## delta
Design riscv_forwarding_pipeline, start of the top module:
module riscv_forwarding_pipeline #(parameter INITIAL_PC = 32'h00400000)
(clk, rst, instruction, dReadData, PC, iMemRead, dAddress, dWriteData, MemRead, MemWrite);
Size in the first run: about 8200 cells after synthesis, ~170 I/O pins.
==> flow/config.mk <==
export PLATFORM = sky130hd
export DESIGN_NAME = riscv_forwarding_pipeline
export DESIGN_NICKNAME = riscv_forwarding_pipeline
export VERILOG_FILES = /design/flow/design.v
export SDC_FILE = /design/flow/constraint.sdc
export NUM_CORES = 4
export LEC_CHECK = 0
export ABC_AREA = 1
export CAP_MARGIN = 5
export CELL_PAD_IN_SITES_DETAIL_PLACEMENT = 2
export CELL_PAD_IN_SITES_GLOBAL_PLACEMENT = 1
export CORE_MARGIN = 3
export CORE_UTILIZATION = 17
export GPL_ROUTABILITY_DRIVEN = 1
export HOLD_SLACK_MARGIN = 0.05
export MAX_ROUTING_LAYER = met4
export MIN_ROUTING_LAYER = met2
export PLACE_DENSITY = 0.88
export SLEW_MARGIN = 20
==> flow/constraint.sdc <==
create_clock -name core_clock -period 6.84 [get_ports {clk}]
set_input_delay 1.3680 -clock core_clock [delete_from_list [all_inputs] [get_ports {clk}]]
set_output_delay 1.3680 -clock core_clock [all_outputs]
set_load 0.01 [all_outputs]
run.sh (not shown) runs the stock make flow with config.mk's settings and CLKGATE_MAP_FILE=.
Run status, delta: aborted in 5_1_grt, error GRT-0116
Edits applied to the flow inputs when going from delta to lagoon:
Settings: CORE_MARGIN now 2, was 3; MAX_ROUTING_LAYER no longer set, was met4; PLACE_DENSITY no longer set, was 0.88; GPL_ROUTABILITY_DRIVEN no longer set, was 1; CELL_PAD_IN_SITES_DETAIL_PLACEMENT no longer set, was 2; MIN_ROUTING_LAYER no longer set, was met2; CELL_PAD_IN_SITES_GLOBAL_PLACEMENT no longer set, was 1; CORE_UTILIZATION now 57, was 17; HOLD_SLACK_MARGIN no longer set, was 0.05; ABC_AREA no longer set, was 1; CAP_MARGIN now 20, was 5; the clock period (ns, I/O delays scaled along) now 3.45, was 6.84.
--- outcome ---
| lagoon | all stages done | FAIL | negative setup slack |
delta: aborted in 5_1_grt (tool error)
delta has a lower sequential fraction of the synthesis area than lagoon.
Compare lagoon and delta | share of the synthesized netlist area taken by xor and xnor gates lower: delta
simple AND/OR/NAND/NOR gates as the main logic family after synthesis was reported by delta, and multiplexers by lagoon.
Per the comparison of lagoon with delta, post-synthesis adder-cell area fraction held steady, placeable core region now smaller, summed standard-cell area reported by yosys has decreased, number of buffers added for setup after CTS went up by 25, number of buffers created by CTS now smaller.
Number of flops mapped to enable cells by yosys essentially unchanged between delta and lagoon.
### lagoon -> violet
Settings: putting CTS_CLUSTER_SIZE at 36 where nothing was set; swapping 57 for 72 in CORE_UTILIZATION; putting PLACE_DENSITY at 0.64 where nothing was set; swapping 3.45 for 4.21 in the clock period (ns, I/O delays scaled along).
### Flow results
In the tables for lagoon and violet, count of clock-buffer cells in the layout reads lower with lagoon.
Post-place instance area: lagoon and violet compared, higher one is lagoon
The lower final standard cell utilization of the core of lagoon and violet is in lagoon.
What the final checks of violet revealed, after a flow that finished every stage, was a layout that fails on negative setup slack.
Although it ran to completion, lagoon produced a layout that fails the final checks because of negative setup slack.
The total core area of violet was superior to that of lagoon.
What xenon does differently from violet at the input level:
Settings: HOLD_SLACK_MARGIN: unset -> -0.09; SETUP_SLACK_MARGIN: unset -> -0.3; the clock period (ns, I/O delays scaled along): 4.21 -> 4.04.
## What came out
In xenon the implementation ran to completion but is not tape-out ready, as the final checks report negative setup slack. Routed wire in xenon totals more than in violet. xenon ended up with a higher power drawn by the combinational cells than violet did. Clock network area share: xenon vs violet, no meaningful difference.

========
Starting RTL as in the previous note.
// riscv_forwarding_pipeline
module riscv_forwarding_pipeline #(parameter INITIAL_PC = 32'h00400000)
(clk, rst, instruction, dReadData, PC, iMemRead, dAddress, dWriteData, MemRead, MemWrite);
make LEC_CHECK=0 CAP_MARGIN=20 CORE_MARGIN=2 CORE_UTILIZATION=72 CTS_CLUSTER_SIZE=36 HOLD_SLACK_MARGIN=-0.08 PLACE_DENSITY=0.64 SETUP_SLACK_MARGIN=1.07 SLEW_MARGIN=20 finish   # period 4.62 ns
The first run completed, yet does not pass: setup timing.
Change:
ABC_AREA = 1   (was default)
CAP_MARGIN = 15   (was 20)
CTS_CLUSTER_DIAMETER = 203   (was default)
CTS_CLUSTER_SIZE = default   (was 36)
HOLD_SLACK_MARGIN = 0.3   (was -0.08)
MAX_ROUTING_LAYER = met4   (was default)
PLACE_DENSITY = default   (was 0.64)
PLACE_DENSITY_LB_ADDON = 0.06   (was default)
SETUP_SLACK_MARGIN = 1.01   (was 1.07)
TNS_END_PERCENT = 60   (was default)
clock period = 3.59 ns   (was 4.62 ns; I/O delays follow)
Result:
- With this change the flow never finished: it broke off in global routing
- synthesized area climbs by 6.1%
- die size climbs by 6.0%
- synthesized cell count climbs by 57%
Change:
ABC_AREA = default   (was 1)
CAP_MARGIN = 25   (was 15)
CELL_PAD_IN_SITES_GLOBAL_PLACEMENT = 1   (was default)
CORE_MARGIN = 3   (was 2)
CORE_UTILIZATION = 40   (was 72)
CTS_CLUSTER_DIAMETER = default   (was 203)
HOLD_SLACK_MARGIN = default   (was 0.3)
MAX_ROUTING_LAYER = default   (was met4)
PLACE_DENSITY = 0.88   (was default)
PLACE_DENSITY_LB_ADDON = default   (was 0.06)
SETUP_SLACK_MARGIN = default   (was 1.01)
TNS_END_PERCENT = default   (was 60)
clock period = 6.84 ns   (was 3.59 ns; I/O delays follow)
This time the run passed the timing, design-rule and antenna checks.
Die size increases by well over a third.
Synthesized cell count falls by well over a third.
Area after synthesis falls by a few percent.
Change:
CAP_MARGIN = 20   (was 25)
CELL_PAD_IN_SITES_GLOBAL_PLACEMENT = default   (was 1)
CORE_MARGIN = 2   (was 3)
CORE_UTILIZATION = 72   (was 40)
CTS_CLUSTER_SIZE = 35   (was default)
HOLD_SLACK_MARGIN = -0.1   (was default)
MAX_ROUTING_LAYER = met4   (was default)
PLACE_DENSITY = 0.7   (was 0.88)
SETUP_SLACK_MARGIN = 1.19   (was default)
clock period = 4.54 ns   (was 6.84 ns; I/O delays follow)
Now the flow finished with setup timing left.
Hold slack is better by 0.0088 ns.
Cell count decreases by 5.4%.
Utilization increases by 41 points.
Power increases by 61%.
Worst setup slack is worse by 1.3 ns.
Area after synthesis does not change.
Cell area increases by about 5.6%.
Clock-buffer cell count decreases by 7.
Fmax increases by 19%.
Sequential share of layout area decreases by 2.6 points.
Flip-flop count does not change.

========
riscv_forwarding_pipeline again, from the RTL that the note above started with.
clock: 3.8 ns
lec_check: 0
cap_margin: 20
core_margin: 2
core_utilization: 58
slew_margin: 20
The starting point completed, yet does not pass: setup timing.
Edit:
ABC_AREA = 1   (was default)
CAP_MARGIN = 15   (was 20)
CORE_UTILIZATION = 66   (was 58)
CTS_CLUSTER_DIAMETER = 203   (was default)
HOLD_SLACK_MARGIN = 0.3   (was default)
MAX_ROUTING_LAYER = met4   (was default)
PLACE_DENSITY_LB_ADDON = 0.06   (was default)
TNS_END_PERCENT = 60   (was default)
clock period = 3.59 ns   (was 3.8 ns; I/O delays follow)
=>
- The new run reached the layout checks and failed them: setup timing
- final area went up by 3.7%
- clock-buffer cell count went up by 3
- total power went up by 7.5%
- cell count went up by 35%
- die size went down by 6.7%
- non-clock buffer count went down by 31

========
run A:
Starting RTL as in the previous note.
clock: 3.62 ns
lec_check: 0
abc_area: 1
cap_margin: 20
core_aspect_ratio: 1.65
core_margin: 3
core_utilization: 28
cts_cluster_diameter: 207
gpl_routability_driven: 0
gpl_timing_driven: 1
hold_slack_margin: 0.28
min_routing_layer: met1
slew_margin: 20
Run A -> stages 100% | layout checks FAIL | setup timing
[inputs] run B vs run A
Settings: GPL_TIMING_DRIVEN: 1 -> unset; ABC_AREA: 1 -> unset; CORE_ASPECT_RATIO: 1.65 -> 0.97; HOLD_SLACK_MARGIN: 0.28 -> unset; CORE_MARGIN: 3 -> 2; MAX_ROUTING_LAYER: unset -> met4; SLEW_MARGIN: 20 -> 0; CTS_CLUSTER_DIAMETER: 207 -> 270; GPL_ROUTABILITY_DRIVEN: 0 -> unset; CORE_UTILIZATION: 28 -> 44; the clock period (ns, I/O delays scaled along): 3.62 -> 3.85.
==> comparison <==
Run B finished all stages; however, its layout fails the closing checks, the failures being setup timing. Final worst hold slack on run B is up relative to run A. Run B reports its top routing layer in use as met4 while run A reports met5. Run A → run B: number of setup buffers added after CTS moved down; proportion of power drawn by the clock network moved up.
Here is what was changed in the inputs of run C compared with run B.
Settings: changing CTS_CLUSTER_DIAMETER from 270 to 57; changing SLEW_MARGIN from 0 to 20; removing MIN_ROUTING_LAYER (formerly met1); changing CORE_UTILIZATION from 44 to 70; setting TNS_END_PERCENT to 20 for the first time; setting SETUP_SLACK_MARGIN to 0.97 for the first time; setting HOLD_SLACK_MARGIN to 0.3 for the first time; setting CTS_CLUSTER_SIZE to 39 for the first time; setting PLACE_DENSITY to 0.65 for the first time; changing CAP_MARGIN from 20 to 15; removing CORE_ASPECT_RATIO (formerly 0.97); changing the clock period (ns, I/O delays scaled along) from 3.85 to 3.44.
==> comparison <==
- Between run C and run B, the number of cells produced by synthesis does not differ in any meaningful way.
- The number of cell rows in run C sits about 20% below the value recorded for run B.
- Of run C and run B, the run reporting the lower height of the chip was run C.
- Measured against each other, run C and run B differ in die area, the higher figure coming from run B.
- Run C did not finish; a tool error ended it in 5_1_grt.
- Run B: flow complete, layout not clean; failing: setup timing
Power figures rest on the tool's default switching activity, not on a simulated workload.
